fjord:
## pcie_pio_ctrl
module pcie_pio_ctrl (
  input          clk,
  input          reset,
  input          tvalid,
  input  [63:0]  tdata,
  output         tready,
  input  [7:0]   tstrb,
  input  [21:0]  tuser,
  input          tlast,
  output [7:0]   cfg_addr,
  output [31:0]  cfg_wr_data,
  output         cfg_rd_cmd,
  output         cfg_wr_cmd,
  input  [31:0]  cfg_rd_data,
  input          cfg_valid,
  output         fifo0_wr_cmd,
  output [131:0] fifo0_wr_data,
  input          fifo0_empty_flag,
  input          fifo0_full_flag,
  input          fifo0_prog_full_flag,
  input          fifo1_full_flag,
  input          fifo1_empty_flag,
  output         fifo1_rd_cmd,
  input  [131:0] fifo1_rd_data,
  input  [7:0]   cfg_bus_number,
  input  [4:0]   cfg_device_number,
  input  [2:0]   cfg_function_number,
  input          lnk_up,
  input          cfg_to_turnoff,
  output         cfg_to_turnoff_ok,
  output         tx_tvalid,
  output [63:0]  tx_tdata,
  input          tx_tready,
  output [7:0]   tx_tstrb,
  output         tx_tlast
);
For scale: about 1400 flip-flops.
export LEC_CHECK = 0
export CAP_MARGIN = 20
export CORE_MARGIN = 2
export CORE_UTILIZATION = 62
export CTS_CLUSTER_DIAMETER = 262
export SLEW_MARGIN = 20
create_clock -name core_clock -period 4.26 [get_ports {clk}]
run.sh (not shown) runs the stock make flow with config.mk's settings and CLKGATE_MAP_FILE=.
What yarrow does differently from fjord at the input level:
- putting SETUP_SLACK_MARGIN at 0.36 where nothing was set
- swapping 62 for 66 in CORE_UTILIZATION
- clearing CTS_CLUSTER_DIAMETER, which used to be 262
- swapping 4.26 for 2.81 in the clock period (ns, I/O delays scaled along)
[summary]
- yarrow finished every stage and its layout cleared the timing, design-rule and antenna checks.
- yarrow ends up with higher total number of cells along the worst setup path than fjord does.
- Relative to fjord, the final cell area reported for yarrow is higher.
- [yarrow] clock network power share fell 0.8 points relative to fjord
- Row layout overhead on the synthesized area: yarrow higher / fjord lower
- Core utilization: yarrow higher than fjord
- A type of the worst min-delay path of reg -> reg is what fjord shows, while in -> reg belongs to yarrow.
- Between fjord and yarrow, number of antenna violations at the first check in global routing decreased.
- yarrow -> fjord: sequential element share of the synthesized area delta 0, exact match
- Re standby leakage power: yarrow and fjord aren't equal, and the lower value belongs to fjord.
- The run with more routed wire is yarrow, not fjord.
- Combinational power delta for yarrow relative to fjord: about 60% higher
The following lists how sierra was set up differently from yarrow:
- a change of SETUP_SLACK_MARGIN from 0.36 to -0.28
- a change of CORE_UTILIZATION from 66 to 72
--- outcome ---
Nothing crashed in sierra and all stages finished; the problem is that the final layout failed, the offending checks being negative setup slack.
In sierra, final cell count without fillers is lower than in yarrow.
The run with more routed wire is sierra, not yarrow.
Looking at hold slack across both flows, sierra is the weaker of the two, with yarrow ahead.
[inputs] pepper vs sierra
- CTS_CLUSTER_SIZE newly set to 46
- CORE_UTILIZATION changed from 72 to 70
- SETUP_SLACK_MARGIN changed from -0.28 to 0.14
--- outcome ---
The flow did not stop early for pepper: all stages ran, and the layout cleared the timing, design-rule and antenna checks. Area of all placed cells without fillers of pepper exceeds that of sierra slightly. Summary of pepper over sierra: share of the final layout cell area in sequential cells dropped 0.30 points; worst setup slack after layout now sits higher. Vias: pepper below sierra. pepper — total global-route track usage 1.3 points lower, sierra as reference. pepper: clock buffer instance count of the final layout is about 9% higher than what sierra reported. sierra consumes more power than pepper. Clock power of pepper is on par with sierra. Delta (pepper minus sierra): area growth from synthesis to layout rose 0.71 points, wire length after detailed routing +0.55%, wire length of the first global-routing pass now larger.
## Diff of input files: umber against pepper
- setting CTS_CLUSTER_DIAMETER to 262 for the first time
- setting PLACE_DENSITY to 0.41 for the first time
- changing CORE_UTILIZATION from 70 to 72
- changing SETUP_SLACK_MARGIN from 0.14 to 0.83
- changing CTS_CLUSTER_SIZE from 46 to 94
==> results <==
- umber: aborted in 5_1_grt (tool error)
- Compared with pepper, area enclosed by the die boundary in umber decreased by a few percent.
- Higher number of standard-cell rows in the floorplan goes to pepper over umber.
- Die width delta for umber relative to pepper: 1.4% lower
- Relative to pepper, vertical extent of the die decreased by 4.1 um in umber.
- For the count of H-tree levels built during CTS, umber came in 3 lower than pepper did.
- From pepper to umber the numbers moved as follows: synthesized cell count level; share of the core filled by cells before placement rose by 1.7 points; post-cts gate resize count now larger.
Input changes introduced in nickel (baseline for comparison: umber):
- a deleted PLACE_DENSITY that had been 0.41
- a change of SETUP_SLACK_MARGIN from 0.83 to 0.73
- a deleted CTS_CLUSTER_DIAMETER that had been 262
- a change of CTS_CLUSTER_SIZE from 94 to 14
==> results <==
- Of nickel and umber, only umber never reached the final stage.
- nickel -> stages 100% | layout checks FAIL | negative setup slack
- What ended umber was a tool error in 5_1_grt; the run never finished.
- Relative to umber, the post-CTS resize count measured on nickel has decreased by more than half.
- nickel and umber ended up with nearly the same total I/O pin count.
- Reported for nickel and umber, total cells reported by yosys after synthesis turned out identical to the last digit.
- In terms of number of flops mapped to enable cells by yosys, umber and nickel differ only marginally.
- Looking at number of levels the H-tree was split into, nickel sits 3 above umber.
- Of nickel and umber, it is nickel that has the lower post-CTS setup buffer count.

---

pcie_pio_ctrl again, from the RTL that the note above started with.
Settings: LEC_CHECK=0, ABC_AREA=1, CAP_MARGIN=20, CORE_MARGIN=2, CORE_UTILIZATION=69, SETUP_SLACK_MARGIN=0.8, SLEW_MARGIN=20; clock period 3.07 ns.
The starting point completed without violations.
Next try:
Settings changed: ABC_AREA 1 to unset, CORE_UTILIZATION 69 to 46, SETUP_SLACK_MARGIN 0.8 to unset.
Clock period 3.07 ns to 5.05 ns, I/O delays scaled along.
Result: Synthesized cell count fell by 28%. Maximum frequency fell by 33%. Power fell by 38%.
Next try:
Settings changed: ABC_AREA set to 1, CORE_UTILIZATION 46 to 70.
Clock period 5.05 ns to 13.2 ns, I/O delays scaled along.
=>
- worst setup slack gets better by 5.5 ns
- routed wire length climbs by 1.4%
- clock power drops by 64%
- synthesized cell count climbs by 39%
- cell area stays flat
- synthesized area climbs by 3.1%
Power figures rest on the tool's default switching activity, not on a simulated workload.
